==> wip/delta <==
==> flow/design.v <==
module cordic(
    input signed [29:0] i_angle,
    input i_clk,
    input i_rst,
    input i_start,
    output signed [29:0] o_sin,
    output signed [29:0] o_cos,
    output o_done
);
localparam WD_EXT = 28;
localparam WD_INT = 62;
localparam START_VAL = 64'h26dd3b6a10d79a00;
localparam max_i = 8'd62;
reg signed [WD_INT+1:0] x;
reg signed [WD_INT+1:0] y; 
reg signed [WD_INT+1:0] z; 
reg signed [WD_INT+1:0] angle;
reg done;
assign o_done = done;
assign o_sin = y[(WD_INT+1):(WD_INT-WD_EXT)];
assign o_cos = x[(WD_INT+1):(WD_INT-WD_EXT)];
reg [7:0] i;
reg [7:0] state;
localparam 
    s_rst = 8'b0,
    s_work = 8'b1;
wire [WD_INT+1:0] atan [WD_INT:0];
assign atan[0] = 	63'h3243f6a8885a3000;
assign atan[1] = 	63'h1dac670561bb4f00;
assign atan[2] = 	63'hfadbafc96406e80;
assign atan[3] = 	63'h7f56ea6ab0bdb80;
assign atan[4] = 	63'h3feab76e59fbd40;
assign atan[5] = 	63'h1ffd55bba976250;
assign atan[6] = 	63'hfffaaadddb94d8;
assign atan[7] = 	63'h7fff5556eeea5c;
assign atan[8] = 	63'h3fffeaaab7776e;
assign atan[9] = 	63'h1ffffd5555bbbc;
assign atan[10] = 	63'hfffffaaaaadde;
assign atan[11] = 	63'h7fffff555556e;
assign atan[12] = 	63'h3fffffeaaaaaa;
assign atan[13] = 	63'h1ffffffd55554;
assign atan[14] = 	63'hfffffffaaaaa;
assign atan[15] = 	63'h7fffffff5554;
assign atan[16] = 	63'h3fffffffeaaa;
assign atan[17] = 	63'h1ffffffffd54;
assign atan[18] = 	63'hfffffffffaa;
assign atan[19] = 	63'h7fffffffff4;
assign atan[20] = 	63'h3fffffffffe;
assign atan[21] = 	63'h1fffffffffe;
assign atan[22] = 	63'hfffffffffe;
assign atan[23] = 	63'h7ffffffffe;
assign atan[24] = 	63'h3ffffffffe;
assign atan[25] = 	63'h1ffffffffe;
assign atan[26] = 	63'hffffffffe;
assign atan[27] = 	63'h800000000;
assign atan[28] = 	63'h400000000;
assign atan[29] = 	63'h200000000;
assign atan[30] = 	63'h100000000;
assign atan[31] = 	63'h80000000;
assign atan[32] = 	63'h40000000;
assign atan[33] = 	63'h20000000;
assign atan[34] = 	63'h10000000;
assign atan[35] = 	63'h8000000;
assign atan[36] = 	63'h4000000;
assign atan[37] = 	63'h2000000;
assign atan[38] = 	63'h1000000;
assign atan[39] = 	63'h800000;
assign atan[40] = 	63'h400000;
assign atan[41] = 	63'h200000;
assign atan[42] = 	63'h100000;
assign atan[43] = 	63'h80000;
assign atan[44] = 	63'h40000;
assign atan[45] = 	63'h20000;
assign atan[46] = 	63'h10000;
assign atan[47] = 	63'h8000;
assign atan[48] = 	63'h4000;
assign atan[49] = 	63'h2000;
assign atan[50] = 	63'h1000;
assign atan[51] = 	63'h800;
assign atan[52] = 	63'h400;
assign atan[53] = 	63'h200;
assign atan[54] = 	63'h100;
assign atan[55] = 	63'h80;
assign atan[56] = 	63'h40;
assign atan[57] = 	63'h20;
assign atan[58] = 	63'h10;
assign atan[59] = 	63'h8;
assign atan[60] = 	63'h4;
assign atan[61] = 	63'h2;
assign atan[62] = 	63'h1;
always @(posedge i_clk) begin
    if(i_rst) begin
        x <= 0;
        y <= 0;
        done <= 0;
        i <= 0;
        state <= s_rst;
    end
    else begin
        case (state)
            s_rst: begin
                if(i_start) begin
                    angle <= i_angle <<< (WD_INT-WD_EXT);
                    state <= s_work;
                    i <= 0;
                    x <= START_VAL;
                    y <= 0;
                    z <= 0;
                    done <= 0;
                end
            end
            s_work: begin
                if (z<=angle) begin
                    z <= z + atan[i];
                    x <= x - (y>>>i);
                    y <= y + (x>>>i);
                end
                else begin
                    z <= z - atan[i];
                    x <= x + (y>>>i);
                    y <= y - (x>>>i);
                end
                i <= i+1;
                if(i == max_i) begin
                    done <= 1'b1;
                    state <= s_rst;
                end
            end
        endcase
    end
end
endmodule
==> flow/run.sh <==
#!/bin/bash
# the make line also repeats each setting of config.mk as NAME=value (left out here)
make -C /OpenROAD-flow-scripts/flow DESIGN_CONFIG=/design/flow/config.mk WORK_HOME=/design/flow/orfs CLKGATE_MAP_FILE= finish
==> flow/config.mk <==
export PLATFORM = sky130hd
export DESIGN_NAME = cordic
export DESIGN_NICKNAME = cordic
export VERILOG_FILES = /design/flow/design.v
export SDC_FILE = /design/flow/constraint.sdc
export NUM_CORES = 4
export LEC_CHECK = 0
export ABC_AREA = 1
export CAP_MARGIN = 20
export CORE_ASPECT_RATIO = 0.5
export CORE_MARGIN = 2
export CORE_UTILIZATION = 72
export CTS_CLUSTER_DIAMETER = 333
export CTS_CLUSTER_SIZE = 99
export PLACE_DENSITY = 0.37
export SETUP_SLACK_MARGIN = 1.57
export SLEW_MARGIN = 20
==> flow/constraint.sdc <==
create_clock -name core_clock -period 5.68 [get_ports {i_clk}]
set_input_delay 1.1360 -clock core_clock [delete_from_list [all_inputs] [get_ports {i_clk}]]
set_output_delay 1.1360 -clock core_clock [all_outputs]
set_load 0.01 [all_outputs]
==> wip/garnet (differences from wip/delta) <==
- ABC_AREA: 1 -> unset
- CELL_PAD_IN_SITES_DETAIL_PLACEMENT: unset -> 1
- CORE_ASPECT_RATIO: 0.5 -> 1.98
- CORE_MARGIN: 2 -> 7
- CORE_UTILIZATION: 72 -> 17
- CTS_CLUSTER_DIAMETER: 333 -> 328
- CTS_CLUSTER_SIZE: 99 -> 100
- GPL_ROUTABILITY_DRIVEN: unset -> 0
- MAX_ROUTING_LAYER: unset -> met4
- PLACE_DENSITY: 0.37 -> unset
- SETUP_SLACK_MARGIN: 1.57 -> unset
- TNS_END_PERCENT: unset -> 50
==> flow/constraint.sdc (replaced) <==
create_clock -name core_clock -period 6.65 [get_ports {i_clk}]
set_input_delay 1.3300 -clock core_clock [delete_from_list [all_inputs] [get_ports {i_clk}]]
set_output_delay 1.3300 -clock core_clock [all_outputs]
set_load 0.01 [all_outputs]
==> wip/lagoon (differences from wip/delta) <==
- ABC_AREA: 1 -> unset
- CORE_ASPECT_RATIO: 0.5 -> unset
- CORE_UTILIZATION: 72 -> 40
- CTS_CLUSTER_DIAMETER: 333 -> unset
- CTS_CLUSTER_SIZE: 99 -> unset
- PLACE_DENSITY: 0.37 -> unset
- SETUP_SLACK_MARGIN: 1.57 -> unset
==> flow/constraint.sdc (replaced) <==
create_clock -name core_clock -period 10.4 [get_ports {i_clk}]
set_input_delay 2.0800 -clock core_clock [delete_from_list [all_inputs] [get_ports {i_clk}]]
set_output_delay 2.0800 -clock core_clock [all_outputs]
set_load 0.01 [all_outputs]
==> wip/zinc (differences from wip/delta) <==
- ABC_AREA: 1 -> unset
- CAP_MARGIN: 20 -> 35
- CORE_ASPECT_RATIO: 0.5 -> unset
- CORE_UTILIZATION: 72 -> 70
- CTS_CLUSTER_DIAMETER: 333 -> unset
- CTS_CLUSTER_SIZE: 99 -> unset
- MAX_ROUTING_LAYER: unset -> met4
- PLACE_DENSITY: 0.37 -> 0.67
- SETUP_SLACK_MARGIN: 1.57 -> unset
==> flow/constraint.sdc (replaced) <==
create_clock -name core_clock -period 7.1 [get_ports {i_clk}]
set_input_delay 1.4200 -clock core_clock [delete_from_list [all_inputs] [get_ports {i_clk}]]
set_output_delay 1.4200 -clock core_clock [all_outputs]
set_load 0.01 [all_outputs]
==> notes <==
Of wip/delta and wip/zinc, wip/delta has the higher area after synthesis (gap 10%, measured against wip/zinc). wip/garnet died in global routing (5_1_grt). wip/delta stopped in global routing (5_1_grt) on GRT-0116. wip/lagoon ran to the end with no violations. wip/zinc aborted during global routing (5_1_grt) on GRT-0116. Of wip/delta and wip/lagoon, wip/delta has the higher synthesized cell count (gap about 45%, measured against wip/lagoon). Die size, lowest first: wip/zinc, wip/delta, wip/lagoon, wip/garnet.
==> figures <==
Multiplexer share of the synthesized area: wip/zinc 0.06338; wip/garnet 0.06338; wip/delta 0.0002629; wip/lagoon 0.06338
Effective utilization at floorplan: wip/zinc 0.7077; wip/garnet 0.1714; wip/delta 0.7305; wip/lagoon 0.4047
Floorplan die area: wip/zinc 51180 um2; wip/garnet 216900 um2; wip/delta 54840 um2; wip/lagoon 88790 um2
Outcome: wip/zinc aborted with a tool error; wip/garnet aborted with a tool error; wip/delta aborted with a tool error; wip/lagoon finished clean
Stage where the flow stopped: wip/zinc global routing (5_1_grt); wip/garnet global routing (5_1_grt); wip/delta global routing (5_1_grt); wip/lagoon -
XOR-XNOR Cells, Area Fraction: wip/zinc 0.08842; wip/garnet 0.08842; wip/delta 0.04062; wip/lagoon 0.08842
Number of instances in the synthesized netlist: wip/zinc 4699; wip/garnet 4699; wip/delta 6828; wip/lagoon 4699
Die Y: wip/zinc 226.2 um; wip/garnet 648.5 um; wip/delta 166.6 um; wip/lagoon 298.0 um
Area leader, netlist: wip/zinc sky130_fd_sc_hd__ha_1; wip/garnet sky130_fd_sc_hd__ha_1; wip/delta sky130_fd_sc_hd__nand2_1; wip/lagoon sky130_fd_sc_hd__ha_1
Placeable core region: wip/zinc 48850 um2; wip/garnet 201700 um2; wip/delta 52120 um2; wip/lagoon 85410 um2
Setup repair bufs after CTS: wip/zinc 12; wip/garnet 93; wip/delta 119; wip/lagoon 0

========
==> run R <==
RTL: the design.v shown in full above, as it stands there.
clock: 7.31 ns
lec_check: 0
cap_margin: 20
cell_pad_in_sites_detail_placement: 0
core_margin: 2
core_utilization: 57
cts_cluster_size: 58
max_routing_layer: met4
place_density_lb_addon: 0.17
slew_margin: 0
run.sh (not shown) runs the stock make flow with config.mk's settings and CLKGATE_MAP_FILE=.
==> inputs of run E, as changes to run R <==
- CORE_UTILIZATION: 57 -> 58
- PLACE_DENSITY_LB_ADDON: 0.17 -> unset
- SLEW_MARGIN: 0 -> 20
- TNS_END_PERCENT: unset -> 45
==> flow/constraint.sdc (replaced) <==
create_clock -name core_clock -period 6.64 [get_ports {i_clk}]
set_input_delay 1.3280 -clock core_clock [delete_from_list [all_inputs] [get_ports {i_clk}]]
set_output_delay 1.3280 -clock core_clock [all_outputs]
set_load 0.01 [all_outputs]
==> ci_impl_report.md <==
### Metrics collected by this job

| Metric | Value |
|---|---|
| Tool Error | [ERROR GRT-0232] Routing congestion too high. Check the congestion heatmap in the GUI. |
| Status | aborted with a tool error |
| Grt ovf | 5 |
| Fp_density | 58.6% |
| Last stage | global routing (5_1_grt) |
| M3 GR Usage | 37.6% |
(the above is from run E)
==> ci_impl_report.md <==
## Synthesis and layout report

| Metric | Value |
|---|---|
| # setup viols final | 4 |
| Fail Reasons | setup timing |
| Fp_density | 57.5% |
| Status | complete, but fails checks |
| Worst setup slack after layout | -0.0488 ns |
(the above is from run R)

========
==> quartz <==
RTL: the design.v shown in full above, as it stands there.
Settings: LEC_CHECK=0, CAP_MARGIN=20, CORE_MARGIN=2, CORE_UTILIZATION=66, CTS_CLUSTER_DIAMETER=366, SLEW_MARGIN=20; clock period 5.3 ns.
==> yarrow: changes against quartz <==
CAP_MARGIN = 0   (was 20)
CORE_UTILIZATION = 72   (was 66)
CTS_CLUSTER_DIAMETER = default   (was 366)
MAX_ROUTING_LAYER = met4   (was default)
PLACE_DENSITY = 0.67   (was default)
SETUP_SLACK_MARGIN = 1.83   (was default)
==> flow/constraint.sdc (replaced) <==
create_clock -name core_clock -period 7.1 [get_ports {i_clk}]
set_input_delay 1.4200 -clock core_clock [delete_from_list [all_inputs] [get_ports {i_clk}]]
set_output_delay 1.4200 -clock core_clock [all_outputs]
set_load 0.01 [all_outputs]
==> results <==
quartz aborted during detailed placement (3_5_place_dp). yarrow died in global routing (5_1_grt). Between quartz and yarrow, the lower die size is in yarrow (gap about 9%, measured against yarrow). In synthesized cell count, quartz and yarrow do not differ. In area after synthesis, yarrow and quartz do not differ.

========
==> job 9564: inputs <==
Starts from the design.v that is shown in full above.
make LEC_CHECK=0 CAP_MARGIN=20 CELL_PAD_IN_SITES_DETAIL_PLACEMENT=0 CORE_MARGIN=2 CORE_UTILIZATION=60 CTS_CLUSTER_SIZE=58 MAX_ROUTING_LAYER=met4 SLEW_MARGIN=20 finish   # period 6.67 ns
==> job 6178 (differences from job 9564) <==
CELL_PAD_IN_SITES_DETAIL_PLACEMENT = unset   (was 0)
CORE_UTILIZATION = 20   (was 60)
CTS_CLUSTER_SIZE = unset   (was 58)
MAX_ROUTING_LAYER = unset   (was met4)
==> flow/constraint.sdc (replaced) <==
create_clock -name core_clock -period 10.4 [get_ports {i_clk}]
set_input_delay 2.0800 -clock core_clock [delete_from_list [all_inputs] [get_ports {i_clk}]]
set_output_delay 2.0800 -clock core_clock [all_outputs]
set_load 0.01 [all_outputs]
==> flow_metrics.py <==
# Synthesis and PnR figures
metrics = {
    "run_status": {
        "status": "timing/DRC/antenna clean",
    },
    "placement": {
        "dp_cells": 6945,
        "place_hpwl_mm": 148,
        "pre_cts_slack_ps": 1470,
    },
    "global_route": {
        "grt_use_met1_pct": 24.7,
        "globalRouteMet2Util_pct": 33.3,
    },
    "floorplan": {
        "fp_util_pct": 20.1,
        "design.die.area_sq_um": 176000,
    },
    "clock_tree": {
        "post_cts_resized": 0,
    },
}
That was job 6178.
==> flow_metrics.py <==
# Metrics from the implementation run
metrics = {
    "run_status": {
        "status": "did not finish",
        "haltStage": "global routing (5_1_grt)",
        "first-error": "[ERROR GRT-0116] Global routing finished with congestion. Check the congestion regions in the DRC Viewer.",
    },
    "placement": {
        "pre_cts_slack_ps": -850,
        "dp_cells": 6629,
        "place_hpwl_mm": 129,
    },
    "global_route": {
        "grt_use_met1_pct": 66.1,
    },
    "floorplan": {
        "design.die.area_sq_um": 59600,
        "fp_util_pct": 61.0,
    },
    "synth": {
        "synthTopCellsByCount": "534 x nor2_1, 411 x nand2_1, 356 x a21oi_1",
        "synthTopLogicFamily": "AND-OR/OR-AND gates",
    },
    "clock_tree": {
        "post_cts_resized": 343,
    },
}
That was job 9564.

========
==> pepper <==
Starts from the design.v that is shown in full above.
clock: 12.0 ns
lec_check: 0
cap_margin: 20
cell_pad_in_sites_global_placement: 1
core_aspect_ratio: 0.78
core_margin: 7
core_utilization: 58
cts_cluster_diameter: 225
cts_cluster_size: 88
max_routing_layer: met4
min_routing_layer: met2
place_density_lb_addon: 0.06
setup_slack_margin: 1.5
slew_margin: 25
tns_end_percent: 70
==> sierra: changes against pepper <==
==> flow/config.mk (replaced) <==
export PLATFORM = sky130hd
export DESIGN_NAME = cordic
export DESIGN_NICKNAME = cordic
export VERILOG_FILES = /design/flow/design.v
export SDC_FILE = /design/flow/constraint.sdc
export NUM_CORES = 4
export LEC_CHECK = 0
export ABC_AREA = 1
export CAP_MARGIN = 20
export CORE_ASPECT_RATIO = 1.46
export CORE_MARGIN = 2
export CORE_UTILIZATION = 72
export CTS_CLUSTER_DIAMETER = 366
export CTS_CLUSTER_SIZE = 96
export SLEW_MARGIN = 20
export TNS_END_PERCENT = 10
==> flow/constraint.sdc (replaced) <==
create_clock -name core_clock -period 5.3 [get_ports {i_clk}]
set_input_delay 1.0600 -clock core_clock [delete_from_list [all_inputs] [get_ports {i_clk}]]
set_output_delay 1.0600 -clock core_clock [all_outputs]
set_load 0.01 [all_outputs]
==> report_table.html <==
<h2>Synthesis and place &amp; route</h2>
<table>
<tr><th>Metric</th><th>Value</th></tr>
<tr><th colspan="2">Run status</th></tr>
<tr><td>Outcome</td><td>stopped before the end</td></tr>
<tr><td>Last stage reached</td><td>5_1_grt</td></tr>
<tr><td>First Err</td><td>[ERROR GRT-0116] Global routing finished with congestion. Check the congestion regions in the DRC Viewer.</td></tr>
<tr><th colspan="2">Synth</th></tr>
<tr><td>Number of cells in the yosys synthesis report</td><td>4699</td></tr>
<tr><td>Top cells by area, synth</td><td>ha_1 8.4%, edfxtp_1 8.2%, dfxtp_1 8.0%</td></tr>
<tr><td>Syn Nets</td><td>4967</td></tr>
<tr><td>Area fraction in and, or, nand and nor cells</td><td>23.0%</td></tr>
<tr><td>Portion of netlist area occupied by mux cells</td><td>6.34%</td></tr>
<tr><td>Cell area after synthesis</td><td>34600 um2</td></tr>
<tr><th colspan="2">Floorplanning</th></tr>
<tr><td>Die span in x</td><td>290 um</td></tr>
<tr><td>Chip area</td><td>66700 um2</td></tr>
<tr><th colspan="2">Clock network</th></tr>
<tr><td>Clock sink total</td><td>233</td></tr>
<tr><td>CTS Buf Count</td><td>7</td></tr>
<tr><td>H-tree depth</td><td>1</td></tr>
<tr><th colspan="2">Global routing</th></tr>
<tr><td>Met1 track demand over resource in global routing</td><td>0%</td></tr>
<tr><th colspan="2">Placed design</th></tr>
<tr><td>Post-Place Cells</td><td>5289</td></tr>
</table>
Source of the figures above: pepper

==> report_table.html <==
<h2>Synthesis and place &amp; route</h2>
<table>
<tr><th>Metric</th><th>Value</th></tr>
<tr><th colspan="2">Run status</th></tr>
<tr><td>Outcome</td><td>stopped before the end</td></tr>
<tr><td>Last stage reached</td><td>4_1_cts</td></tr>
<tr><td>First Err</td><td>[ERROR DPL-0038] Utilization greater than 100%, impossible to legalize</td></tr>
<tr><th colspan="2">Placed design</th></tr>
<tr><td>Post-Place Cells</td><td>8698</td></tr>
<tr><th colspan="2">Synth</th></tr>
<tr><td>Syn Nets</td><td>7096</td></tr>
<tr><td>Prevailing logic family in the synthesized netlist</td><td>simple AND/OR/NAND/NOR gates</td></tr>
<tr><td>Portion of netlist area occupied by mux cells</td><td>0.0263%</td></tr>
<tr><td>Cells after Synth</td><td>6828</td></tr>
<tr><td>Area fraction in and, or, nand and nor cells</td><td>42.6%</td></tr>
<tr><td>Number of synthesized register bits</td><td>233</td></tr>
<tr><td>Top cells by area, synth</td><td>nand2_1 19%, nand3_1 13%, a21oi_1 7.8%</td></tr>
<tr><td>Cell area after synthesis</td><td>38100 um2</td></tr>
<tr><td>Synth cell count leaders</td><td>1886 x nand2_1, 1020 x nand3_1, 771 x inv_1</td></tr>
<tr><td>Number of cells in the yosys synthesis report</td><td>6828</td></tr>
<tr><th colspan="2">Floorplanning</th></tr>
<tr><td>Die span in x</td><td>194 um</td></tr>
<tr><td>Chip area</td><td>54800 um2</td></tr>
<tr><td>Boundary Pins</td><td>94</td></tr>
<tr><td>Die extent in y</td><td>282 um</td></tr>
</table>
Source of the figures above: sierra

